==> flow/design.v <==
module video_sync_generator(reset,
                            vga_clk,
                            blank_n,
                            HS,
                            VS);
input reset;
input vga_clk;
output reg blank_n;
output reg HS;
output reg VS;
parameter hori_line  = 800;                           
parameter hori_back  = 144;
parameter hori_front = 16;
parameter vert_line  = 525;
parameter vert_back  = 34;
parameter vert_front = 11;
parameter H_sync_cycle = 96;
parameter V_sync_cycle = 2;
reg [10:0] h_cnt;
reg [9:0]  v_cnt;
wire cHD,cVD,cDEN,hori_valid,vert_valid;
always@(posedge vga_clk,posedge reset)
begin
  if (reset)
  begin
     h_cnt<=11'd0;
     v_cnt<=10'd0;
  end
    else
    begin
      if (h_cnt==hori_line-1)
      begin 
         h_cnt<=11'd0;
         if (v_cnt==vert_line-1)
            v_cnt<=10'd0;
         else
            v_cnt<=v_cnt+1;
      end
      else
         h_cnt<=h_cnt+1;
    end
end
assign cHD = (h_cnt<H_sync_cycle)?1'b0:1'b1;
assign cVD = (v_cnt<V_sync_cycle)?1'b0:1'b1;
assign hori_valid = (h_cnt<(hori_line-hori_front)&& h_cnt>=hori_back)?1'b1:1'b0;
assign vert_valid = (v_cnt<(vert_line-vert_front)&& v_cnt>=vert_back)?1'b1:1'b0;
assign cDEN = hori_valid && vert_valid;
always@(posedge vga_clk)
begin
  HS<=cHD;
  VS<=cVD;
  blank_n<=cDEN;
end
endmodule
module mem_saida_seq(
    input [18:0] endereco,
    output [23:0] data_out);
wire [9:0] px = endereco % 19'd640;
wire [8:0] py = endereco / 19'd640;
wire faixa = ((py / 9'd10) % 2'd2) == 1'b1;  
reg [2:0] pixel;
always @(*) begin
    if (px < 10'd120 || px >= 10'd520)
        pixel = 3'b011;                        
    else if (px < 10'd128 || px >= 10'd512)
        pixel = faixa ? 3'b100 : 3'b111;       
    else if (px == 10'd223 || px == 10'd319 || px == 10'd414)
        pixel = 3'b111;                        
    else
        pixel = 3'b000;                        
end
assign data_out[23:16] = {8{pixel[2]}};  
assign data_out[15:8]  = {8{pixel[1]}};  
assign data_out[7:0]   = {8{pixel[0]}};  
endmodule
module draw_dynamic_cars(
input clk,
    input [18:0] addr,         
    input [23:0] bgr_data_in,
    input [5:0] CAR_WIDTH,
    input [5:0] CAR_HEIGHT,
    input [10:0] SCREEN_WIDTH,
    input [9:0] SCREEN_HEIGHT,
    input [9:0] car_user_x,
    input [8:0] CAR_USER_Y,            
    input [9:0] car2_x,               
    input [9:0] car2_y,               
    input [9:0] car3_x,               
    input [9:0] car3_y,
    input SHOW_CARS,
    output reg [23:0] bgr_data_out           
);
    wire [9:0] pixel_x = addr % SCREEN_WIDTH;
    wire [8:0] pixel_y = addr / SCREEN_WIDTH;
    always @(posedge clk) begin
		if (SHOW_CARS) begin
        	if (pixel_x >= car_user_x && pixel_x < car_user_x + CAR_WIDTH &&
            	    pixel_y >= CAR_USER_Y && pixel_y < CAR_USER_Y + CAR_HEIGHT) begin
			if (pixel_y <= (CAR_USER_Y + 1) && ((pixel_x <= (car_user_x + 4) &&
			    pixel_x >= (car_user_x + 3)) || (pixel_x <= (car_user_x + 19) && pixel_x >= (car_user_x + 18))))
				bgr_data_out = 24'hFFFFFF;
			else if ((pixel_y <= CAR_USER_Y + 10) && (pixel_y >= CAR_USER_Y + 7) && 
				(pixel_x <= car_user_x + 17) && (pixel_x >= car_user_x + 5))
				bgr_data_out = 24'hFFFFFF;
			else if ((pixel_y <= CAR_USER_Y + 29) && (pixel_y >= CAR_USER_Y + 27) && 
				(pixel_x <= car_user_x + 16) && (pixel_x >= car_user_x + 6))
				bgr_data_out = 24'hFFFFFF;
			else if (pixel_x == car_user_x + 2 || pixel_x == car_user_x + 3 ||
				 pixel_x == car_user_x + 19 || pixel_x == car_user_x + 20) begin
				if ((pixel_x == car_user_x + 2 || pixel_x == car_user_x + 20) && ((pixel_y <= CAR_USER_Y + 23)&&
				(pixel_y >= CAR_USER_Y + 13)))
				bgr_data_out = 24'hFFFFFF;
				else if ((pixel_x == car_user_x + 3 || pixel_x == car_user_x + 19) && ((pixel_y <= CAR_USER_Y + 24)&&
				(pixel_y >= CAR_USER_Y + 12)))
				bgr_data_out = 24'hFFFFFF;
				else bgr_data_out = 24'h007BFF;
			end
			else if (((pixel_y <= CAR_USER_Y + 6) && (pixel_y >= CAR_USER_Y + 3)) || 
				((pixel_y <= CAR_USER_Y + 32) && (pixel_y >= CAR_USER_Y + 29))) begin
				if (pixel_x == car_user_x || pixel_x == (car_user_x + CAR_WIDTH - 1)) 
					bgr_data_out = 24'h555555;
				else bgr_data_out = 24'h007BFF;
			end
			else if (((pixel_y == CAR_USER_Y) || (pixel_y == (CAR_USER_Y + CAR_HEIGHT - 1))) &&
    			   ((pixel_x == car_user_x) || (pixel_x == (car_user_x + CAR_WIDTH - 1)))) begin
    				bgr_data_out = 24'h000000;
			end
			else bgr_data_out = 24'h007BFF;
        	end
		else if ((pixel_y == CAR_USER_Y + 8) && (pixel_x == (car_user_x - 1) || pixel_x == (car_user_x + CAR_WIDTH))) 
			bgr_data_out = 24'h007BFF;
        	else if (pixel_x >= car2_x && pixel_x < car2_x + CAR_WIDTH &&
                	pixel_y >= car2_y && pixel_y < car2_y + CAR_HEIGHT && car2_y > 0) begin
			begin
				if (pixel_y <= (car2_y + 1) && ((pixel_x <= (car2_x + 4) &&
			    	    pixel_x >= (car2_x + 3)) || (pixel_x <= (car2_x + 19) && pixel_x >= (car2_x + 18))))
					bgr_data_out = 24'hFFFFFF;
				else if ((pixel_y <= car2_y + 10) && (pixel_y >= car2_y + 7) && 
				        (pixel_x <= car2_x + 17) && (pixel_x >= car2_x + 5))
					bgr_data_out = 24'hFFFFFF;
				else if ((pixel_y <= car2_y + 29) && (pixel_y >= car2_y + 27) && 
				        (pixel_x <= car2_x + 16) && (pixel_x >= car2_x + 6))
					bgr_data_out = 24'hFFFFFF;
				else if (pixel_x == car2_x + 2 || pixel_x == car2_x + 3 ||
				 	pixel_x == car2_x + 19 || pixel_x == car2_x + 20) begin
					if ((pixel_x == car2_x + 2 || pixel_x == car2_x + 20) && ((pixel_y <= car2_y + 23)&&
				   	   (pixel_y >= car2_y + 13)))
						bgr_data_out = 24'hFFFFFF;
					else if ((pixel_x == car2_x + 3 || pixel_x == car2_x + 19) && ((pixel_y <= car2_y + 24)&&
				        	(pixel_y >= car2_y + 12)))
						bgr_data_out = 24'hFFFFFF;
					else bgr_data_out = 24'hFF4500;
				end
				else if (((pixel_y <= car2_y + 6) && (pixel_y >= car2_y + 3)) || 
					((pixel_y <= car2_y + 32) && (pixel_y >= car2_y + 29))) begin
					if (pixel_x == car2_x || pixel_x == (car2_x + CAR_WIDTH - 1)) 
						bgr_data_out = 24'h555555;
					else bgr_data_out = 24'hFF4500;
				end
				else if (((pixel_y == car2_y) || (pixel_y == (car2_y + CAR_HEIGHT - 1))) &&
    			   		((pixel_x == car2_x) || (pixel_x == (car2_x + CAR_WIDTH - 1)))) begin
    					bgr_data_out = 24'h000000;
				end
				else bgr_data_out = 24'hFF4500;
			end
        	end
		else if ((pixel_y == car2_y + 8) && (pixel_x == (car2_x - 1) || pixel_x == (car2_x + CAR_WIDTH))) 
			bgr_data_out = 24'hFF4500;
        	else if (pixel_x >= car3_x && pixel_x < car3_x + CAR_WIDTH &&
                	pixel_y >= car3_y && pixel_y < car3_y + CAR_HEIGHT) begin
			if (pixel_y <= (car3_y + 1) && ((pixel_x <= (car3_x + 4) &&
			   pixel_x >= (car3_x + 3)) || (pixel_x <= (car3_x + 19) && pixel_x >= (car3_x + 18))))
				bgr_data_out = 24'hFFFFFF;
			else if ((pixel_y <= car3_y + 10) && (pixel_y >= car3_y + 7) && 
				(pixel_x <= car3_x + 17) && (pixel_x >= car3_x + 5))
				bgr_data_out = 24'hFFFFFF;
			else if ((pixel_y <= car3_y + 29) && (pixel_y >= car3_y + 27) && 
				(pixel_x <= car3_x + 16) && (pixel_x >= car3_x + 6))
				bgr_data_out = 24'hFFFFFF;
			else if (pixel_x == car3_x + 2 || pixel_x == car3_x + 3 ||
				 pixel_x == car3_x + 19 || pixel_x == car3_x + 20) begin
				if ((pixel_x == car3_x + 2 || pixel_x == car3_x + 20) && ((pixel_y <= car3_y + 23)&&
				  (pixel_y >= car3_y + 13)))
					bgr_data_out = 24'hFFFFFF;
				else if ((pixel_x == car3_x + 3 || pixel_x == car3_x + 19) && ((pixel_y <= car3_y + 24)&&
				        (pixel_y >= car3_y + 12)))
					bgr_data_out = 24'hFFFFFF;
				else bgr_data_out = 24'hFF4500;
			end
			else if (((pixel_y <= car3_y + 6) && (pixel_y >= car3_y + 3)) || 
				((pixel_y <= car3_y + 32) && (pixel_y >= car3_y + 29))) begin
				if (pixel_x == car3_x || pixel_x == (car3_x + CAR_WIDTH - 1)) 
					bgr_data_out = 24'h555555;
				else bgr_data_out = 24'hFF4500;
			end
			else if (((pixel_y == car3_y) || (pixel_y == (car3_y + CAR_HEIGHT - 1))) &&
    			   	((pixel_x == car3_x) || (pixel_x == (car3_x + CAR_WIDTH - 1)))) begin
    				bgr_data_out = 24'h000000;
			end
			else bgr_data_out = 24'hFF4500;
        	end
		else if ((pixel_y == car3_y + 8) && (pixel_x == (car3_x - 1) || pixel_x == (car3_x + CAR_WIDTH))) 
			bgr_data_out = 24'hFF4500;
		else bgr_data_out = bgr_data_in;
		end
		else bgr_data_out = bgr_data_in;
    end
endmodule
module enduro_video(iRST_n,
                    iVGA_CLK,
                    show_cars,
                    car_user_x,
                    car2_x,
                    car2_y,
                    car3_x,
                    car3_y,
                    oBLANK_n,
                    oHS,
                    oVS,
                    b_data,
                    g_data,
                    r_data);
input iRST_n;
input iVGA_CLK;
input show_cars;
input [9:0] car_user_x;
input [9:0] car2_x;
input [9:0] car2_y;
input [9:0] car3_x;
input [9:0] car3_y;
output reg oBLANK_n;
output reg oHS;
output reg oVS;
output [7:0] b_data;
output [7:0] g_data;
output [7:0] r_data;
wire rst;
reg [18:0] ADDR;
wire [9:0] SCREEN_HEIGHT;
wire [10:0] SCREEN_WIDTH;
wire [5:0] CAR_WIDTH, CAR_HEIGHT;
wire [8:0] CAR_USER_Y;
wire [23:0] BGR_data_out;
assign SCREEN_HEIGHT = 10'd480;
assign SCREEN_WIDTH = 11'd640;
assign CAR_WIDTH = 6'd23;
assign CAR_HEIGHT = 6'd36;
assign CAR_USER_Y = SCREEN_HEIGHT - CAR_HEIGHT;
wire [23:0] bgr_data_raw;
wire cBLANK_n,cHS,cVS;
assign rst = ~iRST_n;
video_sync_generator LTM_ins (.vga_clk(iVGA_CLK),
                              .reset(rst),
                              .blank_n(cBLANK_n),
                              .HS(cHS),
                              .VS(cVS));
always@(posedge iVGA_CLK, negedge iRST_n)
begin
  if (!iRST_n)
     ADDR<=19'd0;
  else if (cHS==1'b0 && cVS==1'b0)
     ADDR<=19'd0;
  else if (cBLANK_n==1'b1)
     ADDR<=ADDR+1;
end
    draw_dynamic_cars draw_cars(
			.clk(iVGA_CLK),
        .addr(ADDR),
        .bgr_data_in(bgr_data_raw),
        .bgr_data_out(BGR_data_out),
			.SHOW_CARS(show_cars),
        .CAR_WIDTH(CAR_WIDTH),
        .CAR_HEIGHT(CAR_HEIGHT),
        .SCREEN_WIDTH(SCREEN_WIDTH),
        .SCREEN_HEIGHT(SCREEN_HEIGHT),
			.CAR_USER_Y(CAR_USER_Y),
        .car_user_x(car_user_x),
        .car2_x(car2_x),
        .car2_y(car2_y),
        .car3_x(car3_x),
        .car3_y(car3_y)
    );
mem_saida_seq memu0 (
    .endereco(ADDR),
	.data_out(bgr_data_raw)
);
assign b_data = BGR_data_out[7:0];
assign g_data = BGR_data_out[15:8];
assign r_data = BGR_data_out[23:16];
always@(posedge iVGA_CLK)
begin
  oHS<=cHS;
  oVS<=cVS;
  oBLANK_n<=cBLANK_n;
end
endmodule
==> flow/run.sh <==
#!/bin/bash
# the make line also repeats each setting of config.mk as NAME=value (left out here)
make -C /OpenROAD-flow-scripts/flow DESIGN_CONFIG=/design/flow/config.mk WORK_HOME=/design/flow/orfs CLKGATE_MAP_FILE= finish
==> flow/config.mk <==
export PLATFORM = sky130hd
export DESIGN_NAME = enduro_video
export DESIGN_NICKNAME = enduro_video
export VERILOG_FILES = /design/flow/design.v
export SDC_FILE = /design/flow/constraint.sdc
export NUM_CORES = 4
export LEC_CHECK = 0
export CAP_MARGIN = 5
export CORE_MARGIN = 2
export CORE_UTILIZATION = 72
export CTS_CLUSTER_DIAMETER = 313
export CTS_CLUSTER_SIZE = 80
export HOLD_SLACK_MARGIN = -0.09
export SETUP_SLACK_MARGIN = 0.82
export SLEW_MARGIN = 40
==> flow/constraint.sdc <==
create_clock -name core_clock -period 6.32 [get_ports {iVGA_CLK}]
set_input_delay 1.2640 -clock core_clock [delete_from_list [all_inputs] [get_ports {iVGA_CLK}]]
set_output_delay 1.2640 -clock core_clock [all_outputs]
set_load 0.01 [all_outputs]
==> reports/results.ini, run 1 <==
[synth]
yosysCellCount = 3431
ys_sh_xor_pct = 17.33
simple_gate_share_pct = 22.19
synthAoiAreaFrac_pct = 23.37
logic_family = adder cells
synth-main-ff-cell = dfrtp_1
synth_area_leader_cell = ha_1
syn-cell-area_sq_um = 25570
ys.flops = 53
ys_sh_mux_pct = 0.6067
yosysChipArea_sq_um = 25570
top_cell = ha_1
synthDistinctLibCells = 119
edf_count = 0
synth.avg_cell_area_sq_um = 7.453
adder_share_pct = 26.17
async_reset_ff_share_pct = 75.47
synth.area.top_cells = ha_1 26%, xnor2_1 15%, nor2_1 4.4%
ys_seq_share_pct = 4.932
synthesis.nets = 4018
synthCells = 3431
common_cells = 534 x ha_1, 424 x xnor2_1, 303 x nor2_1, 219 x nand2_1, 213 x a21oi_1
synth_warnings = 4
synth.top_cell.area_share_pct = 26.13

[power]
power_w = 0.001860
leakage_nw = 13.97
p_int_w = 0.0009810
combinationalPower_w = 0.00120
clkPwrFrac_pct = 16.9
swShare_pct = 47.26
switchingPower_w = 0.0008792
top_power_group = combinational logic
pwr-share-seq_pct = 18.4
power_density_nw_per_um2 = 62.17
ir_worst_vdd_v = 0.0001109
p_seq_w = 0.000342
p_comb_share_pct = 64.7
power_clock_w = 0.000315

[sta]
finalSetupViolCount = 7
finalCritPeriodShare_pct = 103.9
hold_violations = 0
rsz0062_at_grt = yes
worst_slew_pin_slew_ps = 869.0
worst_slack_ps = -247.4
fin_skew_ps = 8.080
drv_slew = 0
max_freq_mhz = 152.3
maxSlewHeadroom_pct = 41.57
timing.hold.ws_ps = 361.5
period_needed_ps = 6567

[floorplanning]
chip_area_sq_um = 37040
core.rowCount = 69
coreArea_sq_um = 35310
io_pins = 80
die_y_um = 192.5
fp_util_pct = 72.42
die_w_um = 192.5

[clock_tree]
cts_root_buffer = clkbuf_16
clkLatencyLatePin_ps = 320
cts_num_sinks = 53
cts_tree = built
clockBufferDepth = 2
cts_hold_buf = 0
cts_max_level = 2
cts.clk_slew.worst_paths_ps = 90
cts_buffers = 5

[cells_and_area]
fin_util_pct = 84.75
layout.nets = 4307
nFillCells = 2172
area_delta_synth_final_pct = 17.02
comb_area_sq_um = 23620
design_area_sq_um = 29920
flop_area_sq_um = 1274

[run]
max_cap_violations = 0
warnings = 122

[place]
port_buffers = 79
dpl_cell_area_sq_um = 28770
pre_cts_ws_ps = -496.8
place_congestion = 1.049
dp_hpwl_mm = 71.43

[detailed_routing]
postRouteAntennaNets = 0
drt-total-wl_mm = 96.54
drt-pass1-iter-count = 7
num_vias = 29810
post-route-drc-count = 0
via_per_inst = 7.127
wire_per_inst_um = 23.08
drt_iter0_markers = 3993

[setup_path]
arrival_ps = 6770
crit_fanout = 8
reg2reg_setup_slack_ps = -250
ff2ff_path_depth = 32
startpoint = ADDR[15]$_DFFE_PN0P_
critPathMaxStageDelay_ps = 490
crit_type = flop to flop
r2r-end = draw_cars.bgr_data_out[14]$_DFF_P_
worstPathBufferInverterCount = 5
crit_cells = 32
cp-start-kind = flop
r2r_start = ADDR[15]$_DFFE_PN0P_
slowest_stage = dfrtp_2
crit_path_end = draw_cars.bgr_data_out[14]$_DFF_P_
endpoint_kind = flop
worstPathRequired_ps = 6520
crit_family = AND-OR/OR-AND gates

[min_path]
hp-start = LTM_ins.HS$_DFF_P_
hold_path_class = flop to flop
hold_depth = 0
min_to = oHS$_DFF_P_

[global_routing]
gr-usage-all-layers_pct = 49.69
grt.overflow.total = 0
grt_pass1_vias = 28630
grt_pass1_wl_mm = 147.5
grt_max_degree = 41
grt_antenna_before_repair = 3

[outcome]
violations = negative setup slack
outcome = finished with violations

==> layout make-up <==
| type | count | area share [%] |
|---|---|---|
| well taps | 461 | 1.928 |
| multi-input cells | 3049 | 78.93 |
| diodes | 1 | 0.008363 |
| inverters | 164 | 2.086 |
| clock buffers | 5 | 0.4181 |
| flip-flops and latches | 53 | 4.257 |
| repair buffers | 447 | 12.28 |
| clock inverters | 3 | 0.08781 |
==> per-stage QoR <==
step	std cells	setup TNS, ps
final	4183	-1256
after global routing	4183	-2754
after CTS	4168	-492.7
after detailed placement	4127	-2578
after global placement	4127	-1690
after floorplan	3431	0
==> per-layer routing <==
metal / up-vias / share of wire (%) / track usage, % / routed length [um]
li1: 12940 / - / - / -
met1: 13610 / 35 / 59.02 / 34180
met2: 2524 / 43 / 79.16 / 41600
met3: 734 / 13 / 12.07 / 12780
met4: 2 / 8.2 / 33.65 / 7961
met5: - / 0.015 / 0 / 14
==> repair_timing <==
item,CTS,global route
setup endpoints to repair,7,7
setup buffers,32,14
hold endpoints to repair,0,0
resized,67,70
cloned,1,0
pin swaps,57,55
==> run 2, diff against run 1 <==
Settings changed: CAP_MARGIN 5 to 20, CTS_CLUSTER_DIAMETER 313 to 400, CTS_CLUSTER_SIZE 80 to 99, HOLD_SLACK_MARGIN -0.09 to unset, SETUP_SLACK_MARGIN 0.82 to unset, SLEW_MARGIN 40 to 20.
Clock period 6.32 ns to 9.83 ns, I/O delays scaled along.
==> reports/results.ini, run 2 <==
[sta]
finalSetupViolCount = 0
finalSetupTns_ps = 0
maxSlewHeadroom_pct = 29.38
drv_slew = 0
hold_violations = 0
timing.hold.ws_ps = 356.9
fin_skew_ps = 16.04
worst_slew_pin_slew_ps = 1059
period_needed_ps = 8500
worst_slack_ps = 1330
max_freq_mhz = 117.6
finalCritPeriodShare_pct = 86.47
rsz0062_at_grt = no

[synth]
synthCells = 3431
synthDistinctLibCells = 119
synth_area_leader_cell = ha_1
ys.flops = 53
synth.area.top_cells = ha_1 26%, xnor2_1 15%, nor2_1 4.4%
synthesis.nets = 4018
synthAoiAreaFrac_pct = 23.37
yosysChipArea_sq_um = 25570
logic_family = adder cells
simple_gate_share_pct = 22.19
ys_seq_share_pct = 4.932
async_reset_ff_share_pct = 75.47
top_cell = ha_1
ys_sh_mux_pct = 0.6067
synth.avg_cell_area_sq_um = 7.453
adder_share_pct = 26.17
common_cells = 534 x ha_1, 424 x xnor2_1, 303 x nor2_1, 219 x nand2_1, 213 x a21oi_1
syn-cell-area_sq_um = 25570
edf_count = 0
ys_sh_xor_pct = 17.33
synth.top_cell.area_share_pct = 26.13
synth_warnings = 4
synth-main-ff-cell = dfrtp_1
yosysCellCount = 3431

[global_routing]
grt_antenna_before_repair = 3
grt_pass1_vias = 26380
grt_pass1_wl_mm = 137.9
grt.overflow.total = 0
gr-usage-all-layers_pct = 46.42
grt_max_degree = 48

[detailed_routing]
via_per_inst = 7.066
postRouteAntennaNets = 0
drt-total-wl_mm = 87.90
drt_iter0_markers = 3045
wire_per_inst_um = 22.80
post-route-drc-count = 0
num_vias = 27240
drt-pass1-iter-count = 7

[place]
dpl.cell_count = 3845
pre_cts_ws_ps = 1616
place_congestion = 1.038
port_buffers = 79
dp_hpwl_mm = 65.19

[clock_tree]
cts_num_sinks = 53
cts_max_level = 2
cts_setup_buffers = 0
cts.clk_slew.worst_paths_ps = 90
cts_root_buffer = clkbuf_16
clkLatencyLatePin_ps = 320
cts_hold_buf = 0
cts_resized = 0
cts_tree = built
cts_buffers = 5
clockBufferDepth = 2

[setup_path]
worstPathBufferInverterCount = 3
arrival_ps = 8690
crit_cells = 29
crit_family = AND-OR/OR-AND gates
endpoint_kind = flop
slowest_stage = o21ai_2
crit_path_end = draw_cars.bgr_data_out[22]$_DFF_P_
critPathMaxStageDelay_ps = 870
crit_type = flop to flop
cp_common_cell = o21ai_0
worstPathRequired_ps = 10020
cp-start-kind = flop
startpoint = ADDR[18]$_DFFE_PN0P_
ff2ff_path_depth = 29
reg2reg_setup_slack_ps = 1330
crit_fanout = 30
r2r_start = ADDR[18]$_DFFE_PN0P_
r2r-end = draw_cars.bgr_data_out[22]$_DFF_P_

[min_path]
hold_path_class = flop to flop
hold_depth = 0
hp-start = LTM_ins.HS$_DFF_P_
min_to = oHS$_DFF_P_

[cells_and_area]
final_cells = 3855
area_delta_synth_final_pct = 4.164
layout.nets = 3978
nFillCells = 2727

[power]
p_seq_w = 0.000220
p_int_w = 0.0005974
power_w = 0.001129
leakage_nw = 12.22
p_comb_share_pct = 63.5
power_density_nw_per_um2 = 42.39
power_clock_w = 0.000193
top_power_group = combinational logic
pwr-share-seq_pct = 19.5
ir_worst_vdd_v = 0.00006895
swShare_pct = 47.09
switchingPower_w = 0.0005317
clkPwrFrac_pct = 17.1
combinationalPower_w = 0.000717

[run]
max_cap_violations = 0
warnings = 119

[floorplanning]
die_w_um = 192.5
fp_util_pct = 72.42
chip_area_sq_um = 37040
coreArea_sq_um = 35310
die_y_um = 192.5
io_pins = 80
core.rowCount = 69

[outcome]
outcome = complete, no violations

-- run 2: area by class of cell --
cell class                      instances  area [sq um]  area share [%]
Clock inverter                          3         26.28         0.09864
Sequential cell                        53          1266           4.754
Tap cell                              461         576.8           2.165
Clock buffer                            5         125.1          0.4697
Multi-Input combinational cell       3049         22940           86.12
Timing Repair Buffer                  118          1079           4.049
Inverter                              164         618.1           2.320
Antenna cell                            2         5.005         0.01879
-- run 2: stage by stage --
| step | cell area (sq um) | utilization, % |
|---|---|---|
| detailed placement | 26480 | 74.99 |
| finish | 26640 | 75.44 |
| global route | 26630 | 75.43 |
| CTS | 26630 | 75.42 |
| floorplan | 25570 | - |
| global placement | 26480 | 74.99 |
-- run 2: metal layers --
metal | wire (um) | GRT usage (%) | vias to the layer above
met4 | 5943 | 29.13 | 2
met1 | 33370 | 57.10 | 12610
met3 | 10190 | 10.51 | 505
met5 | 14 | 0 | -
li1 | - | - | 12290
met2 | 38380 | 73.17 | 1834
==> run 3, diff against run 2 <==
Settings changed: ABC_AREA set to 1, CAP_MARGIN 20 to 0, CELL_PAD_IN_SITES_GLOBAL_PLACEMENT set to 2, CORE_ASPECT_RATIO set to 1.88, CORE_UTILIZATION 72 to 40, CTS_CLUSTER_DIAMETER 400 to 156, CTS_CLUSTER_SIZE 99 to 44, GPL_ROUTABILITY_DRIVEN set to 1, GPL_TIMING_DRIVEN set to 1, HOLD_SLACK_MARGIN set to 0.23, MIN_ROUTING_LAYER set to met2, PLACE_DENSITY_LB_ADDON set to 0.06, SETUP_SLACK_MARGIN set to -0.97.
Clock period 9.83 ns to 15.0 ns, I/O delays scaled along.
==> reports/results.ini, run 3 <==
[clock_tree]
cts_max_level = 2
cts_root_buffer = clkbuf_16
cts_tree = built
clkLatencyLatePin_ps = 340
cts_resized = 0
clockBufferDepth = 2
cts_num_sinks = 53
cts.clk_slew.worst_paths_ps = 110
cts_buffers = 5
cts_setup_buffers = 0
cts_hold_buf = 0

[global_routing]
grt_pass1_wl_mm = 158.6
grt_pass1_vias = 38170
gr-usage-all-layers_pct = 50.91
grt_antenna_before_repair = 0
grt.overflow.total = 0
grt_max_degree = 41

[power]
swShare_pct = 53.38
clkPwrFrac_pct = 17.6
pwr-share-seq_pct = 18.6
power_density_nw_per_um2 = 30.04
p_int_w = 0.0003617
switchingPower_w = 0.0004142
p_seq_w = 0.000144
ir_worst_vdd_v = 0.00004123
combinationalPower_w = 0.000495
power_clock_w = 0.000136
leakage_nw = 13.44
p_comb_share_pct = 63.8
top_power_group = combinational logic

[setup_path]
worstPathRequired_ps = 15240
r2r_start = ADDR[16]$_DFFE_PN0P_
crit_fanout = 40
startpoint = ADDR[16]$_DFFE_PN0P_
crit_type = flop to flop
crit_path_end = draw_cars.bgr_data_out[10]$_DFF_P_
endpoint_kind = flop
cp_common_cell = nand2_2
worstPathBufferInverterCount = 12
arrival_ps = 11390
slowest_stage = o21ai_0
cp-start-kind = flop
r2r-end = draw_cars.bgr_data_out[10]$_DFF_P_
reg2reg_setup_slack_ps = 3860
crit_family = simple AND/OR/NAND/NOR gates
critPathMaxStageDelay_ps = 700
ff2ff_path_depth = 63
crit_cells = 63

[synth]
synthesis.nets = 4290
ys_sh_xor_pct = 13.33
async_reset_ff_share_pct = 75.47
synth-main-ff-cell = dfrtp_1
ys_seq_share_pct = 5.245
synth.avg_cell_area_sq_um = 6.493
synth_warnings = 4
top_cell = nand2_1
ys.flops = 53
synth_area_leader_cell = ha_1
yosysChipArea_sq_um = 24040
edf_count = 0
logic_family = adder cells
simple_gate_share_pct = 26.46
synthDistinctLibCells = 71
common_cells = 681 x nand2_1, 534 x ha_1, 435 x inv_1, 375 x nor2_1, 336 x xor2_1
synth.top_cell.area_share_pct = 27.79
synthCells = 3703
adder_share_pct = 27.79
synth.area.top_cells = ha_1 28%, xor2_1 12%, nand2_1 11%
syn-cell-area_sq_um = 24040
synthAoiAreaFrac_pct = 17.68
yosysCellCount = 3703
ys_sh_mux_pct = 0.1821

[min_path]
hp-start = LTM_ins.VS$_DFF_P_
hold_depth = 0
min_to = oVS$_DFF_P_
hold_path_class = flop to flop

[cells_and_area]
design_area_sq_um = 25820
final_cells = 4501
area_delta_synth_final_pct = 7.405
fin_util_pct = 43.25
layout.nets = 4327

[sta]
finalSetupViolCount = 0
rsz0062_at_grt = no
maxSlewHeadroom_pct = 21.36
finalSetupTns_ps = 0
max_freq_mhz = 89.73
hold_violations = 0
period_needed_ps = 11140
fin_skew_ps = 27.30
finalCritPeriodShare_pct = 74.30
worst_slew_pin_slew_ps = 1175
drv_slew = 0

[run]
warnings = 117
max_cap_violations = 0

[place]
dpl_cell_area_sq_um = 25640
dp_hpwl_mm = 84.61
port_buffers = 79
dpl.cell_count = 4483
place_congestion = 1.172

[detailed_routing]
postRouteAntennaNets = 0
drt-pass1-iter-count = 14
via_per_inst = 8.192
post-route-drc-count = 0
num_vias = 36870
drt_iter0_markers = 10010
wire_per_inst_um = 24.05
drt-total-wl_mm = 108.3

[outcome]
outcome = complete, no violations

[floorplanning]
core.rowCount = 123
fp_util_pct = 40.27
chip_area_sq_um = 62190
die_w_um = 182.8
die_y_um = 340.2
coreArea_sq_um = 59710
io_pins = 80

run 3: area by class of cell:
type                            count  area [sq um]
Fill cell                        6482         33890
Multi-Input combinational cell   3081         20560
Inverter                          481          1810
Sequential cell                    53          1265
Timing Repair Buffer              118          1079
Tap cell                          750         938.4
Clock buffer                        5         125.1
Clock inverter                      3         26.28
Antenna cell                       10         25.02
run 3: per-layer routing:
metal / GRT usage (%) / wire (um) / vias to the layer above
met3: 56.17 / 36600 / 1834
met2: 65.62 / 50930 / 10090
met5: 7.765 / 253 / -
met4: 20.92 / 20470 / 10
li1: - / - / 12450
met1: - / 0 / 12500
run 3: stage by stage:
step / hold WS, ps / power (W) / setup WS [ps]
floorplan: 331.4 / 0.0004520 / 8440
CTS: 384.1 / 0.0007494 / 4327
finish: 380.3 / 0.0007759 / 3856
detailed placement: 368.6 / 0.0006139 / 4353
global route: 387.3 / 0.0008207 / 3306
global placement: 378.1 / 0.0006080 / 4595
==> run 4, diff against run 3 <==
Settings changed: ABC_AREA 1 to unset, CAP_MARGIN 0 to 5, CELL_PAD_IN_SITES_GLOBAL_PLACEMENT 2 to unset, CORE_ASPECT_RATIO 1.88 to unset, CORE_UTILIZATION 40 to 72, CTS_CLUSTER_DIAMETER 156 to 233, CTS_CLUSTER_SIZE 44 to unset, GPL_ROUTABILITY_DRIVEN 1 to unset, GPL_TIMING_DRIVEN 1 to unset, HOLD_SLACK_MARGIN 0.23 to unset, MIN_ROUTING_LAYER met2 to unset, PLACE_DENSITY_LB_ADDON 0.06 to unset, SETUP_SLACK_MARGIN -0.97 to unset, SLEW_MARGIN 20 to 40.
Clock period 15.0 ns to 5.64 ns, I/O delays scaled along.
==> reports/results.ini, run 4 <==
[place]
dpl_cell_area_sq_um = 29850
place_congestion = 1.145
port_buffers = 79
dp_hpwl_mm = 73.47
dpl.cell_count = 4265

[detailed_routing]
postRouteAntennaNets = 0
drt-total-wl_mm = 103.5
via_per_inst = 7.181
drt-pass1-iter-count = 14
wire_per_inst_um = 23.92
post-route-drc-count = 0
num_vias = 31070
drt_iter0_markers = 4953

[cells_and_area]
final_cells = 4327
nFillCells = 1902
fin_util_pct = 87.91
layout.nets = 4451
design_area_sq_um = 31040
area_delta_synth_final_pct = 21.39

[global_routing]
met1_usage_pct = 60.07
grt_antenna_before_repair = 4
grt_max_degree = 41
grt_pass1_wl_mm = 152.4
gr-usage-met3_pct = 14.33
gr-usage-all-layers_pct = 51.21
grt_pass1_vias = 29910
grt.overflow.total = 0
grt-busiest-layer = met2
use_met2_pct = 79.62

[synth]
common_cells = 534 x ha_1, 424 x xnor2_1, 303 x nor2_1, 219 x nand2_1, 213 x a21oi_1
synthesis.nets = 4018
top_cell = ha_1
synth_warnings = 4
synthDistinctLibCells = 119
edf_count = 0
syn-cell-area_sq_um = 25570
synth.area.top_cells = ha_1 26%, xnor2_1 15%, nor2_1 4.4%
yosysChipArea_sq_um = 25570
async_reset_ff_share_pct = 75.47
yosysCellCount = 3431
synth.top_cell.area_share_pct = 26.13
simple_gate_share_pct = 22.19
ys_sh_mux_pct = 0.6067
synth-main-ff-cell = dfrtp_1
synthCells = 3431
synth.avg_cell_area_sq_um = 7.453
ys_sh_xor_pct = 17.33
synthAoiAreaFrac_pct = 23.37
synth_area_leader_cell = ha_1
ys_seq_share_pct = 4.932
logic_family = adder cells
adder_share_pct = 26.17
ys.flops = 53

[outcome]
outcome = finished with violations
violations = negative setup slack

[setup_path]
r2r_start = ADDR[14]$_DFFE_PN0P_
arrival_ps = 7610
critPathMaxStageDelay_ps = 740
crit_type = flop to flop
crit_path_end = draw_cars.bgr_data_out[15]$_DFF_P_
reg2reg_setup_slack_ps = -1790
crit_cells = 31
ff2ff_path_depth = 31
slowest_stage = nor2b_1
cp_common_cell = a21o_1
r2r-end = draw_cars.bgr_data_out[15]$_DFF_P_
cp-start-kind = flop
startpoint = ADDR[14]$_DFFE_PN0P_
crit_family = AND-OR/OR-AND gates
endpoint_kind = flop
worstPathBufferInverterCount = 4
worstPathRequired_ps = 5830
crit_fanout = 13

[floorplanning]
coreArea_sq_um = 35310
core.rowCount = 69
die_w_um = 192.5
die_y_um = 192.5
fp_util_pct = 72.42
chip_area_sq_um = 37040
io_pins = 80

[clock_tree]
cts.clk_slew.worst_paths_ps = 80
clockBufferDepth = 2
cts_tree = built
cts_max_level = 2
cts_root_buffer = clkbuf_16
cts_num_sinks = 53
clkLatencyLatePin_ps = 330
cts_buffers = 5

[power]
p_int_w = 0.001157
power_density_nw_per_um2 = 69.74
leakage_nw = 14.65
switchingPower_w = 0.001008
power_clock_w = 0.000362
p_comb_share_pct = 65.5
top_power_group = combinational logic
combinationalPower_w = 0.00142
ir_worst_vdd_v = 0.0001127
swShare_pct = 46.57
clkPwrFrac_pct = 16.7
p_seq_w = 0.000384
pwr-share-seq_pct = 17.7

[min_path]
hold_path_class = flop to flop
hold_depth = 0
hp-start = LTM_ins.HS$_DFF_P_
min_to = oHS$_DFF_P_

[sta]
hold_violations = 0
finalCritPeriodShare_pct = 131.7
max_freq_mhz = 134.7
finalSetupViolCount = 7
finalSetupTns_ps = -12050
rsz0062_at_grt = yes
worst_slack_ps = -1786
maxSlewHeadroom_pct = 28.49
timing.hold.ws_ps = 375.7
worst_slew_pin_slew_ps = 1067
period_needed_ps = 7426
drv_slew = 0
fin_skew_ps = 20.66

[run]
max_cap_violations = 0
warnings = 122

[run 4: what timing repair did]
action	CTS	global route
endpoints found under the setup margin	7	7
buffers inserted	32	22
endpoints found under the hold margin	0	0
pin swaps	51	39
hold buffers	0	0
gates cloned	1	0
gates resized	71	59
[run 4: metal layers]
| layer | routed length (um) | part of all wire (%) |
|---|---|---|
| met1 | 35670 | 34 |
| met2 | 42880 | 41 |
| met3 | 15120 | 15 |
| met4 | 9826 | 9.5 |
| met5 | 23 | 0.022 |
[run 4: area by class of cell]
type                    count  area [sq um]  share of cell area, %
flip-flops and latches     53          1277                  4.115
inverters                 164         621.8                  2.003
clock inverters             3         28.78                0.09271
diodes                      1         2.502               0.008062
well taps                 461         576.8                  1.858
multi-input cells        3050         23640                  76.17
repair buffers            590          4766                  15.35
clock buffers               5         125.1                 0.4031
[run 4: per-stage QoR]
| step | power [W] | setup slack [ps] |
|---|---|---|
| after floorplan | 0.001260 | -445.4 |
| after global placement | 0.001664 | -1040 |
| after detailed placement | 0.001728 | -1232 |
| after CTS | 0.002089 | -818.4 |
| after global routing | 0.002272 | -1829 |
| final | 0.002165 | -1786 |
==> run 5, diff against run 4 <==
Settings changed: CAP_MARGIN 5 to 20, CORE_UTILIZATION 72 to 66, CTS_CLUSTER_DIAMETER 233 to unset, SLEW_MARGIN 40 to 20.
Clock period 5.64 ns to 12.1 ns, I/O delays scaled along.
==> reports/results.ini, run 5 <==
[cells_and_area]
layout.nets = 3975
area_delta_synth_final_pct = 4.340
nFillCells = 3265
flop_area_sq_um = 1266
comb_area_sq_um = 22940

[synth]
yosysChipArea_sq_um = 25570
synth-main-ff-cell = dfrtp_1
common_cells = 534 x ha_1, 424 x xnor2_1, 303 x nor2_1, 219 x nand2_1, 213 x a21oi_1
async_reset_ff_share_pct = 75.47
yosysCellCount = 3431
synth.area.top_cells = ha_1 26%, xnor2_1 15%, nor2_1 4.4%
adder_share_pct = 26.17
simple_gate_share_pct = 22.19
synth.top_cell.area_share_pct = 26.13
synth_warnings = 4
synth.avg_cell_area_sq_um = 7.453
ys_sh_xor_pct = 17.33
synthCells = 3431
top_cell = ha_1
syn-cell-area_sq_um = 25570
ys_seq_share_pct = 4.932
synthDistinctLibCells = 119
synth_area_leader_cell = ha_1
synthesis.nets = 4018
synthAoiAreaFrac_pct = 23.37
ys_sh_mux_pct = 0.6067
edf_count = 0
logic_family = adder cells
ys.flops = 53

[detailed_routing]
num_vias = 26880
drt-pass1-iter-count = 12
drt_iter0_markers = 2975
via_per_inst = 6.877
drt-total-wl_mm = 87.69
postRouteAntennaNets = 0
wire_per_inst_um = 22.43
post-route-drc-count = 0

[clock_tree]
cts_hold_buf = 0
cts_max_level = 2
clockBufferDepth = 2
cts_tree = built
cts_resized = 0
cts_root_buffer = clkbuf_16
cts.clk_slew.worst_paths_ps = 80
clkLatencyLatePin_ps = 310
cts_num_sinks = 53
cts_buffers = 5
cts_setup_buffers = 0

[floorplanning]
chip_area_sq_um = 40340
die_w_um = 200.8
fp_util_pct = 66.48
io_pins = 80
die_y_um = 200.8
coreArea_sq_um = 38470
core.rowCount = 72

[sta]
period_needed_ps = 8749
finalSetupViolCount = 0
max_freq_mhz = 114.3
maxSlewHeadroom_pct = 29.22
worst_slew_pin_slew_ps = 1058
fin_skew_ps = 10.53
finalSetupTns_ps = 0
rsz0062_at_grt = no
drv_slew = 0
hold_violations = 0
finalCritPeriodShare_pct = 72.31

[power]
pwr-share-seq_pct = 19.7
leakage_nw = 12.21
top_power_group = combinational logic
power_clock_w = 0.000155
power_w = 0.0009091
p_seq_w = 0.000179
power_density_nw_per_um2 = 34.07
clkPwrFrac_pct = 17.1
swShare_pct = 46.86
ir_worst_vdd_v = 0.00005170
switchingPower_w = 0.0004260
p_comb_share_pct = 63.2
p_int_w = 0.0004831
combinationalPower_w = 0.000575

[setup_path]
ff2ff_path_depth = 28
cp_common_cell = o21ai_0
crit_type = flop to flop
r2r_start = ADDR[18]$_DFFE_PN0P_
crit_fanout = 25
worstPathBufferInverterCount = 2
critPathMaxStageDelay_ps = 870
worstPathRequired_ps = 12280
cp-start-kind = flop
startpoint = ADDR[18]$_DFFE_PN0P_
slowest_stage = o21ai_2
crit_family = AND-OR/OR-AND gates
crit_cells = 28
reg2reg_setup_slack_ps = 3350
arrival_ps = 8930
endpoint_kind = flop
crit_path_end = draw_cars.bgr_data_out[22]$_DFF_P_
r2r-end = draw_cars.bgr_data_out[22]$_DFF_P_

[global_routing]
grt_max_degree = 48
grt_antenna_before_repair = 3
gr-usage-all-layers_pct = 41.97
grt_pass1_vias = 26380
grt.overflow.total = 0
grt_pass1_wl_mm = 139.4

[place]
dp_hpwl_mm = 65.49
port_buffers = 79
place_congestion = 1.031

[min_path]
hold_depth = 0
hold_path_class = flop to flop
min_to = oVS$_DFF_P_
hp-start = LTM_ins.VS$_DFF_P_

[run]
warnings = 119
max_cap_violations = 0

[outcome]
outcome = complete, no violations

## run 5: final cells by class
class,instances,share of cell area [%]
diodes,2,0.01876
clock buffers,5,0.4689
clock inverters,3,0.07972
inverters,164,2.317
multi-input cells,3049,85.98
flip-flops and latches,53,4.746
well taps,518,2.429
repair buffers,115,3.958
## run 5: per-stage QoR
step                utilization (%)  area (sq um)  setup slack, ps  instances  hold WS (ps)
finish                        69.36         26680             3351       3909         360.2
global route                  69.36         26680             2879       3908         375.9
CTS                           69.35         26680             3642       3907         362.0
detailed placement            68.97         26530             3462       3899         344.0
global placement              68.97         26530             3596       3899         334.0
floorplan                         -         25570             5103       3431         329.0
## run 5: per-layer routing
layer  up-vias  GRT usage (%)  wire length, um
li1      12270              -                -
met1     12500          53.04            34600
met2      1672          68.76            38730
met3       437          5.893             9172
met4         2          23.41             5182
met5         -              0               11
==> run 6, diff against run 5 <==
Settings changed: CORE_UTILIZATION 66 to 36.
Clock period 12.1 ns to 21.7 ns, I/O delays scaled along.
==> reports/results.ini, run 6 <==
[run]
max_cap_violations = 0
warnings = 117

[synth]
ys_sh_xor_pct = 17.33
syn-cell-area_sq_um = 25570
async_reset_ff_share_pct = 75.47
ys_sh_mux_pct = 0.6067
logic_family = adder cells
synthAoiAreaFrac_pct = 23.37
synth.top_cell.area_share_pct = 26.13
edf_count = 0
adder_share_pct = 26.17
synth_area_leader_cell = ha_1
simple_gate_share_pct = 22.19
yosysCellCount = 3431
ys_seq_share_pct = 4.932
synthesis.nets = 4018
ys.flops = 53
top_cell = ha_1
yosysChipArea_sq_um = 25570
synth-main-ff-cell = dfrtp_1
synthCells = 3431
synthDistinctLibCells = 119
synth_warnings = 4
common_cells = 534 x ha_1, 424 x xnor2_1, 303 x nor2_1, 219 x nand2_1, 213 x a21oi_1
synth.avg_cell_area_sq_um = 7.453
synth.area.top_cells = ha_1 26%, xnor2_1 15%, nor2_1 4.4%

[sta]
worst_slew_pin_slew_ps = 1012
maxSlewHeadroom_pct = 32.31
finalCritPeriodShare_pct = 44.63
finalSetupTns_ps = 0
worst_slack_ps = 12020
drv_slew = 0
max_freq_mhz = 103.3
fin_skew_ps = 14.66
finalSetupViolCount = 0
period_needed_ps = 9685
rsz0062_at_grt = no
hold_violations = 0

[power]
swShare_pct = 46.56
p_comb_share_pct = 62.6
power_density_nw_per_um2 = 18.55
combinationalPower_w = 0.000317
pwr-share-seq_pct = 19.7
p_int_w = 0.0002707
switchingPower_w = 0.0002359
power_clock_w = 0.0000898
leakage_nw = 12.26
top_power_group = combinational logic
clkPwrFrac_pct = 17.7
p_seq_w = 0.0000998
ir_worst_vdd_v = 0.00002684

[place]
pre_cts_ws_ps = 11690
dp_hpwl_mm = 65.31
port_buffers = 79
place_congestion = 0.9530

[setup_path]
slowest_stage = clkdlybuf4s50_1
cp_cell_sequence = clkdlybuf4s50_1 -> clkinv_1 -> ha_1 -> a21boi_0 -> nand2_1 -> inv_1 -> or2_2 -> inv_1 -> ha_1 -> o21a_1 -> o21a_1 -> o21a_1 -> o21a_1 -> o21a_1 -> o22ai_1 -> o221ai_1 -> a311oi_1 -> a2111oi_0 -> nand4_1 -> or4_4 -> a21oi_1 -> o211ai_1
cp_common_cell = o21a_1
crit_cells = 22
arrival_ps = 9890
crit_type = input pin to flop
critPathMaxStageDelay_ps = 960
startpoint = car3_y[3]
crit_family = AND-OR/OR-AND gates
r2r-end = draw_cars.bgr_data_out[22]$_DFF_P_
endpoint_kind = flop
ff2ff_path_depth = 30
cp-start-kind = input pin
reg2reg_setup_slack_ps = 13460
worstPathBufferInverterCount = 4
crit_path_end = draw_cars.bgr_data_out[22]$_DFF_P_
r2r_start = ADDR[17]$_DFFE_PN0P_
crit_fanout = 17
worstPathRequired_ps = 21900

[detailed_routing]
postRouteAntennaNets = 0
via_per_inst = 5.787
drt-total-wl_mm = 86.59
drt-pass1-iter-count = 5
post-route-drc-count = 0
num_vias = 25130
drt_iter0_markers = 2271
wire_per_inst_um = 19.94

[floorplanning]
coreArea_sq_um = 70150
die_w_um = 270.5
fp_util_pct = 36.45
die_y_um = 270.5
core.rowCount = 97
chip_area_sq_um = 73180
io_pins = 80

[clock_tree]
cts_num_sinks = 53
cts_buffers = 5
cts_hold_buf = 0
cts_resized = 0
cts_setup_buffers = 0
clockBufferDepth = 2
cts.clk_slew.worst_paths_ps = 90
cts_max_level = 2
clkLatencyLatePin_ps = 330
cts_root_buffer = clkbuf_16
cts_tree = built

[global_routing]
grt_antenna_before_repair = 3
grt_pass1_wl_mm = 137.4
grt_pass1_vias = 23790
grt.overflow.total = 0
gr-usage-all-layers_pct = 22.96
grt_max_degree = 48

[min_path]
min_to = oHS$_DFF_P_
hold_depth = 0
hp-start = LTM_ins.HS$_DFF_P_
hold_path_class = flop to flop

[cells_and_area]
fin_util_pct = 38.93
layout.nets = 3986
area_delta_synth_final_pct = 6.786
flop_area_sq_um = 1266
nFillCells = 7422
comb_area_sq_um = 22940

[outcome]
outcome = complete, no violations

-- run 6: cell type report --
type / count / share of cell area, %
multi-input cells: 3049 / 84.01
well taps: 940 / 4.307
clock buffers: 5 / 0.4582
clock inverters: 3 / 0.1237
inverters: 164 / 2.263
repair buffers: 126 / 4.179
diodes: 2 / 0.01833
flip-flops and latches: 53 / 4.637
-- run 6: metrics by stage --
stage               hold WS, ps  power [W]  instance area (sq um)  instances
finish                    351.0  0.0005066                  27310       4342
detailed placement        335.5  0.0004133                  27140       4332
global placement          338.4  0.0004115                  27140       4332
global route              356.8  0.0005452                  27310       4342
CTS                       351.0  0.0005061                  27300       4340
floorplan                 329.0  0.0003269                  25570       3431
-- run 6: metal layers --
metal | vias up | global-route usage (%) | part of all wire (%)
li1 | 12310 | - | -
met1 | 11880 | 32.57 | 48
met2 | 820 | 37.42 | 45
met3 | 111 | 1.695 | 5.5
met4 | 2 | 5.845 | 2.3
met5 | - | 0 | 0.021
==> run 7, diff against run 6 <==
Settings changed: CAP_MARGIN 20 to 30, CORE_UTILIZATION 36 to 49, CTS_CLUSTER_DIAMETER set to 220, CTS_CLUSTER_SIZE set to 51, GPL_ROUTABILITY_DRIVEN set to 0, HOLD_SLACK_MARGIN set to -0.04, PLACE_DENSITY_LB_ADDON set to 0.27.
Clock period 21.7 ns to 6.8 ns, I/O delays scaled along.
==> reports/results.ini, run 7 <==
[outcome]
outcome = complete, no violations

[power]
top_power_group = combinational logic
power_density_nw_per_um2 = 57.65
ir_worst_vdd_v = 0.00008355
p_seq_w = 0.000318
swShare_pct = 46.20
combinationalPower_w = 0.00106
clkPwrFrac_pct = 17.4
power_clock_w = 0.000289
p_int_w = 0.0008950
p_comb_share_pct = 63.5
leakage_nw = 13.27
switchingPower_w = 0.0007685
pwr-share-seq_pct = 19.1

[clock_tree]
cts_hold_buf = 0
cts_num_sinks = 53
clockBufferDepth = 2
cts_max_level = 2
cts.clk_slew.worst_paths_ps = 90
cts_tree = built
cts_buffers = 5
cts_root_buffer = clkbuf_16
clkLatencyLatePin_ps = 320

[sta]
rsz0062_at_grt = yes
hold_violations = 0
timing.hold.ws_ps = 347.2
finalCritPeriodShare_pct = 97.42
fin_skew_ps = 13.32
drv_slew = 0
max_freq_mhz = 151.0
maxSlewHeadroom_pct = 36.74
finalSetupViolCount = 0
worst_slew_pin_slew_ps = 949.0
period_needed_ps = 6625

[place]
dp_hpwl_mm = 65.96
dpl.cell_count = 4218
port_buffers = 79

[min_path]
hp-start = LTM_ins.HS$_DFF_P_
hold_path_class = flop to flop
hold_depth = 0
min_to = oHS$_DFF_P_

[cells_and_area]
nFillCells = 4859
fin_util_pct = 56.13
area_delta_synth_final_pct = 12.83
final_cells = 4268
layout.nets = 4173

[detailed_routing]
drt_iter0_markers = 2660
wire_per_inst_um = 20.54
drt-pass1-iter-count = 5
num_vias = 26700
postRouteAntennaNets = 0
via_per_inst = 6.256
drt-total-wl_mm = 87.65
post-route-drc-count = 0

[synth]
async_reset_ff_share_pct = 75.47
synthCells = 3431
ys.flops = 53
synth.area.top_cells = ha_1 26%, xnor2_1 15%, nor2_1 4.4%
logic_family = adder cells
top_cell = ha_1
synthesis.nets = 4018
synth.avg_cell_area_sq_um = 7.453
ys_sh_xor_pct = 17.33
edf_count = 0
simple_gate_share_pct = 22.19
ys_sh_mux_pct = 0.6067
synth_warnings = 4
synth_area_leader_cell = ha_1
yosysChipArea_sq_um = 25570
synth.top_cell.area_share_pct = 26.13
yosysCellCount = 3431
common_cells = 534 x ha_1, 424 x xnor2_1, 303 x nor2_1, 219 x nand2_1, 213 x a21oi_1
syn-cell-area_sq_um = 25570
synthDistinctLibCells = 119
synth-main-ff-cell = dfrtp_1
synthAoiAreaFrac_pct = 23.37
ys_seq_share_pct = 4.932
adder_share_pct = 26.17

[setup_path]
critPathMaxStageDelay_ps = 540
slowest_stage = or4_4
r2r_start = ADDR[17]$_DFFE_PN0P_
r2r-end = draw_cars.bgr_data_out[10]$_DFF_P_
crit_family = AND-OR/OR-AND gates
worstPathBufferInverterCount = 3
cp-start-kind = flop
crit_type = flop to flop
crit_cells = 30
crit_path_end = draw_cars.bgr_data_out[10]$_DFF_P_
crit_fanout = 7
ff2ff_path_depth = 30
arrival_ps = 6820
worstPathRequired_ps = 7000
endpoint_kind = flop
reg2reg_setup_slack_ps = 180
startpoint = ADDR[17]$_DFFE_PN0P_
cp_common_cell = a21o_1

[run]
warnings = 118
max_cap_violations = 0

[floorplanning]
core.rowCount = 83
die_y_um = 232.4
chip_area_sq_um = 54030
coreArea_sq_um = 51410
fp_util_pct = 49.75
die_w_um = 232.4
io_pins = 80

[global_routing]
grt_pass1_wl_mm = 135.4
grt_max_degree = 41
grt.overflow.total = 0
grt_pass1_vias = 24770
gr-usage-all-layers_pct = 31.09
grt_antenna_before_repair = 2

-- run 7: layout make-up --
cell class / instances / area [sq um] / area share, %
flip-flops and latches: 53 / 1272 / 4.410
inverters: 164 / 618.1 / 2.142
well taps: 680 / 850.8 / 2.949
multi-input cells: 3050 / 23330 / 80.85
clock inverters: 3 / 26.28 / 0.09106
clock buffers: 5 / 125.1 / 0.4336
diodes: 1 / 2.502 / 0.008673
repair buffers: 312 / 2631 / 9.119
-- run 7: what timing repair did --
item,4_1_cts,5_1_grt
buffers inserted,1,38
setup endpoints to repair,5,7
pin swaps,2,55
gates cloned,0,1
gates resized,8,80
-- run 7: routing by layer --
layer  global-route usage (%)  share of wire (%)  vias to the layer above
met4                    12.02                4.1                        0
li1                         -                  -                    12680
met2                    49.91                 44                     1342
met5                        0                  0                        -
met3                    3.051                8.5                      276
met1                    42.66                 44                    12410
-- run 7: stage by stage --
stage          TNS, ps  area, sq um  worst slack (ps)  power (W)
3_5_place_dp    -70.94        27970            -34.26   0.001350
2_1_floorplan        0        25580             357.1   0.001043
6_report             0        28850             175.4   0.001663
5_1_grt         -957.7        28850            -194.7   0.001779
4_1_cts              0        28150             6.525   0.001645
3_3_place_gp    -3.754        27970            -3.754   0.001341
==> run 8, diff against run 7 <==
Settings changed: CAP_MARGIN 30 to 20, CORE_UTILIZATION 49 to 56, CTS_CLUSTER_DIAMETER 220 to 398, CTS_CLUSTER_SIZE 51 to 100, GPL_ROUTABILITY_DRIVEN 0 to unset, HOLD_SLACK_MARGIN -0.04 to unset, PLACE_DENSITY_LB_ADDON 0.27 to unset, TNS_END_PERCENT set to 25.
Clock period 6.8 ns to 15.0 ns, I/O delays scaled along.
==> reports/results.ini, run 8 <==
[detailed_routing]
num_vias = 26150
drt-total-wl_mm = 89.44
drt_iter0_markers = 2446
postRouteAntennaNets = 0
via_per_inst = 6.544
wire_per_inst_um = 22.38
post-route-drc-count = 0
drt-pass1-iter-count = 5

[synth]
simple_gate_share_pct = 22.19
synth-main-ff-cell = dfrtp_1
top_cell = ha_1
ys.flops = 53
logic_family = adder cells
edf_count = 0
synth_warnings = 4
synth.top_cell.area_share_pct = 26.13
synthesis.nets = 4018
common_cells = 534 x ha_1, 424 x xnor2_1, 303 x nor2_1, 219 x nand2_1, 213 x a21oi_1
async_reset_ff_share_pct = 75.47
synth_area_leader_cell = ha_1
adder_share_pct = 26.17
ys_seq_share_pct = 4.932
synth.avg_cell_area_sq_um = 7.453
ys_sh_xor_pct = 17.33
yosysChipArea_sq_um = 25570
synth.area.top_cells = ha_1 26%, xnor2_1 15%, nor2_1 4.4%
synthCells = 3431
synthDistinctLibCells = 119
yosysCellCount = 3431
syn-cell-area_sq_um = 25570
ys_sh_mux_pct = 0.6067
synthAoiAreaFrac_pct = 23.37

[global_routing]
grt_pass1_vias = 25260
gr-usage-all-layers_pct = 36.79
grt.overflow.total = 0
grt_antenna_before_repair = 3
grt_max_degree = 48
grt_pass1_wl_mm = 140.2

[setup_path]
endpoint_kind = flop
cp_common_cell = o21ai_0
critPathMaxStageDelay_ps = 950
r2r_start = ADDR[18]$_DFFE_PN0P_
cp_cell_sequence = clkdlybuf4s50_1 -> ha_1 -> a21oi_1 -> o21bai_1 -> nand3_1 -> xnor2_1 -> ha_1 -> nor2b_1 -> o21ai_0 -> nand4_1 -> a21oi_1 -> o21ai_0 -> a31oi_1 -> and4_1 -> and2_1 -> o311a_1 -> o311ai_0 -> o41ai_2 -> o2111ai_1 -> o21ai_0 -> o211ai_1
r2r-end = draw_cars.bgr_data_out[10]$_DFF_P_
slowest_stage = clkdlybuf4s50_1
crit_type = input pin to flop
crit_path_end = draw_cars.bgr_data_out[10]$_DFF_P_
arrival_ps = 8840
startpoint = car2_x[3]
ff2ff_path_depth = 25
crit_family = AND-OR/OR-AND gates
worstPathRequired_ps = 15180
crit_fanout = 14
worstPathBufferInverterCount = 1
crit_cells = 21
reg2reg_setup_slack_ps = 6430
cp-start-kind = input pin

[power]
top_power_group = combinational logic
ir_worst_vdd_v = 0.00003830
power_clock_w = 0.000142
leakage_nw = 12.24
p_int_w = 0.0004077
swShare_pct = 45.71
p_seq_w = 0.000144
combinationalPower_w = 0.000465
pwr-share-seq_pct = 19.2
clkPwrFrac_pct = 18.9
power_density_nw_per_um2 = 27.96
p_comb_share_pct = 61.9
switchingPower_w = 0.0003432

[clock_tree]
cts.clk_slew.worst_paths_ps = 80
clkLatencyLatePin_ps = 310
cts_setup_buffers = 0
cts_num_sinks = 53
cts_tree = built
cts_hold_buf = 0
cts_buffers = 5
cts_max_level = 2
cts_root_buffer = clkbuf_16
cts_resized = 0
clockBufferDepth = 2

[place]
pre_cts_ws_ps = 6218
place_congestion = 0.9767
dpl_cell_area_sq_um = 26680
port_buffers = 79
dp_hpwl_mm = 67.13

[run]
max_cap_violations = 0
warnings = 119

[sta]
drv_slew = 0
hold_violations = 0
finalCritPeriodShare_pct = 57.73
worst_slew_pin_slew_ps = 1092
maxSlewHeadroom_pct = 26.64
finalSetupTns_ps = 0
fin_skew_ps = 11.96
max_freq_mhz = 115.5
rsz0062_at_grt = no
finalSetupViolCount = 0
worst_slack_ps = 6341
period_needed_ps = 8659

[floorplanning]
core.rowCount = 78
die_w_um = 217.7
chip_area_sq_um = 47390
io_pins = 80
coreArea_sq_um = 45190
fp_util_pct = 56.59
die_y_um = 217.7

[outcome]
outcome = complete, no violations

[min_path]
hold_path_class = flop to flop
min_to = oVS$_DFF_P_
hp-start = LTM_ins.VS$_DFF_P_
hold_depth = 0

[cells_and_area]
area_delta_synth_final_pct = 5.010
layout.nets = 3980
design_area_sq_um = 26850

run 8: routing by layer:
layer  up-vias  global-route usage, %  wire, um
met4         2                  13.58      3058
met5         -                      0        13
met3       224                  4.240      7243
met2      1186                  60.24     40400
li1      12300                      -         -
met1     12440                  49.48     38720
run 8: final cells by class:
cell class                 instances  area [sq um]
timing repair buffer             120          1094
tap                              600         750.7
antenna                            2         5.005
fill                            4246         18330
inverter                         164         618.1
clock buffer                       5         125.1
sequential                        53          1266
multi-input combinational       3049         22950
clock inverter                     3         47.55
run 8: metrics by stage:
stage               utilization, %  power [W]  std cells  hold slack, ps
floorplan                        -  0.0004729       3431           329.0
global placement             59.02  0.0005895       3986           336.4
detailed placement           59.04  0.0005996       3986           345.5
CTS                          59.42  0.0007461       3994           360.1
global route                 59.42  0.0008020       3995           370.0
finish                       59.43  0.0007509       3996           360.0
==> run 9, diff against run 8 <==
Settings changed: CORE_UTILIZATION 56 to 72, CTS_CLUSTER_DIAMETER 398 to unset, CTS_CLUSTER_SIZE 100 to unset, PLACE_DENSITY_LB_ADDON set to 0.24, TNS_END_PERCENT 25 to unset.
Clock period 15.0 ns to 7.28 ns, I/O delays scaled along.
==> reports/results.ini, run 9 <==
[outcome]
outcome = complete, no violations

[synth]
ys.flops = 53
synthAoiAreaFrac_pct = 23.37
simple_gate_share_pct = 22.19
ys_sh_xor_pct = 17.33
synthesis.nets = 4018
adder_share_pct = 26.17
synth.area.top_cells = ha_1 26%, xnor2_1 15%, nor2_1 4.4%
synthDistinctLibCells = 119
synth_area_leader_cell = ha_1
synth.top_cell.area_share_pct = 26.13
synth-main-ff-cell = dfrtp_1
common_cells = 534 x ha_1, 424 x xnor2_1, 303 x nor2_1, 219 x nand2_1, 213 x a21oi_1
async_reset_ff_share_pct = 75.47
yosysChipArea_sq_um = 25570
synth.avg_cell_area_sq_um = 7.453
ys_sh_mux_pct = 0.6067
top_cell = ha_1
logic_family = adder cells
synthCells = 3431
synth_warnings = 4
ys_seq_share_pct = 4.932
yosysCellCount = 3431
syn-cell-area_sq_um = 25570
edf_count = 0

[cells_and_area]
final_cells = 3936
fin_util_pct = 77.48
comb_area_sq_um = 23030
flop_area_sq_um = 1277
area_delta_synth_final_pct = 6.992
nFillCells = 2646
layout.nets = 4059

[power]
p_int_w = 0.0008203
clkPwrFrac_pct = 16.9
power_clock_w = 0.000261
swShare_pct = 46.84
power_density_nw_per_um2 = 56.40
leakage_nw = 12.63
switchingPower_w = 0.0007228
pwr-share-seq_pct = 19.2
top_power_group = combinational logic
p_seq_w = 0.000297
ir_worst_vdd_v = 0.00009171
p_comb_share_pct = 63.8
combinationalPower_w = 0.000985

[global_routing]
grt_pass1_vias = 27150
grt_max_degree = 45
grt.overflow.total = 0
gr-usage-all-layers_pct = 47.32
grt_antenna_before_repair = 3
grt_pass1_wl_mm = 140.5

[floorplanning]
core.rowCount = 69
die_y_um = 192.5
fp_util_pct = 72.42
io_pins = 80
coreArea_sq_um = 35310
chip_area_sq_um = 37040
die_w_um = 192.5

[clock_tree]
cts.clk_slew.worst_paths_ps = 80
cts_num_sinks = 53
cts_buffers = 5
clockBufferDepth = 2
clkLatencyLatePin_ps = 310
cts_max_level = 2
cts_tree = built
cts_hold_buf = 0
cts_root_buffer = clkbuf_16

[sta]
drv_slew = 0
period_needed_ps = 7018
max_freq_mhz = 142.5
hold_violations = 0
finalCritPeriodShare_pct = 96.40
worst_slew_pin_slew_ps = 1148
finalSetupTns_ps = 0
fin_skew_ps = 10.10
worst_slack_ps = 262.3
timing.hold.ws_ps = 365.1
maxSlewHeadroom_pct = 23.48
finalSetupViolCount = 0

[setup_path]
r2r_start = ADDR[17]$_DFFE_PN0P_
arrival_ps = 7200
r2r-end = draw_cars.bgr_data_out[22]$_DFF_P_
cp-start-kind = flop
slowest_stage = dfrtp_4
worstPathRequired_ps = 7470
crit_path_end = draw_cars.bgr_data_out[22]$_DFF_P_
reg2reg_setup_slack_ps = 260
critPathMaxStageDelay_ps = 580
crit_type = flop to flop
worstPathBufferInverterCount = 2
endpoint_kind = flop
startpoint = ADDR[17]$_DFFE_PN0P_
ff2ff_path_depth = 29
crit_cells = 29
crit_fanout = 20
crit_family = AND-OR/OR-AND gates

[detailed_routing]
postRouteAntennaNets = 0
drt-total-wl_mm = 89.71
via_per_inst = 7.088
wire_per_inst_um = 22.79
drt-pass1-iter-count = 10
drt_iter0_markers = 3552
post-route-drc-count = 0
num_vias = 27900

[place]
dp_hpwl_mm = 67.73
pre_cts_ws_ps = 80.77
port_buffers = 79
dpl.cell_count = 3915
place_congestion = 1.057

[run]
max_cap_violations = 0
warnings = 117

[min_path]
min_to = oVS$_DFF_P_
hold_path_class = flop to flop
hold_depth = 0
hp-start = LTM_ins.VS$_DFF_P_

## run 9: area by class of cell
cell class | count | share of cell area [%]
antenna | 2 | 0.01829
clock buffer | 5 | 0.4573
clock inverter | 3 | 0.1052
inverter | 164 | 2.282
multi-input combinational | 3050 | 84.16
sequential | 53 | 4.669
tap | 461 | 2.108
timing repair buffer | 198 | 6.197
## run 9: layer usage
metal	share of wire (%)	vias to the layer above	global-route usage, %
li1	-	12450	-
met1	38	12710	57.77
met2	43	2093	74.05
met3	12	639	10.67
met4	7.5	0	32.12
met5	0	-	0
## run 9: metrics by stage
step           total power [W]  instance area [sq um]
3_5_place_dp          0.001247                  27020
2_1_floorplan        0.0009744                  25570
5_1_grt               0.001636                  27360
3_3_place_gp          0.001205                  27020
4_1_cts               0.001507                  27170
6_report              0.001543                  27360
## run 9: timing repair
item	CTS	global route
gates resized	0	30
setup buffers	0	10
endpoints found under the setup margin	0	7
Power and IR drop assume default switching activity.
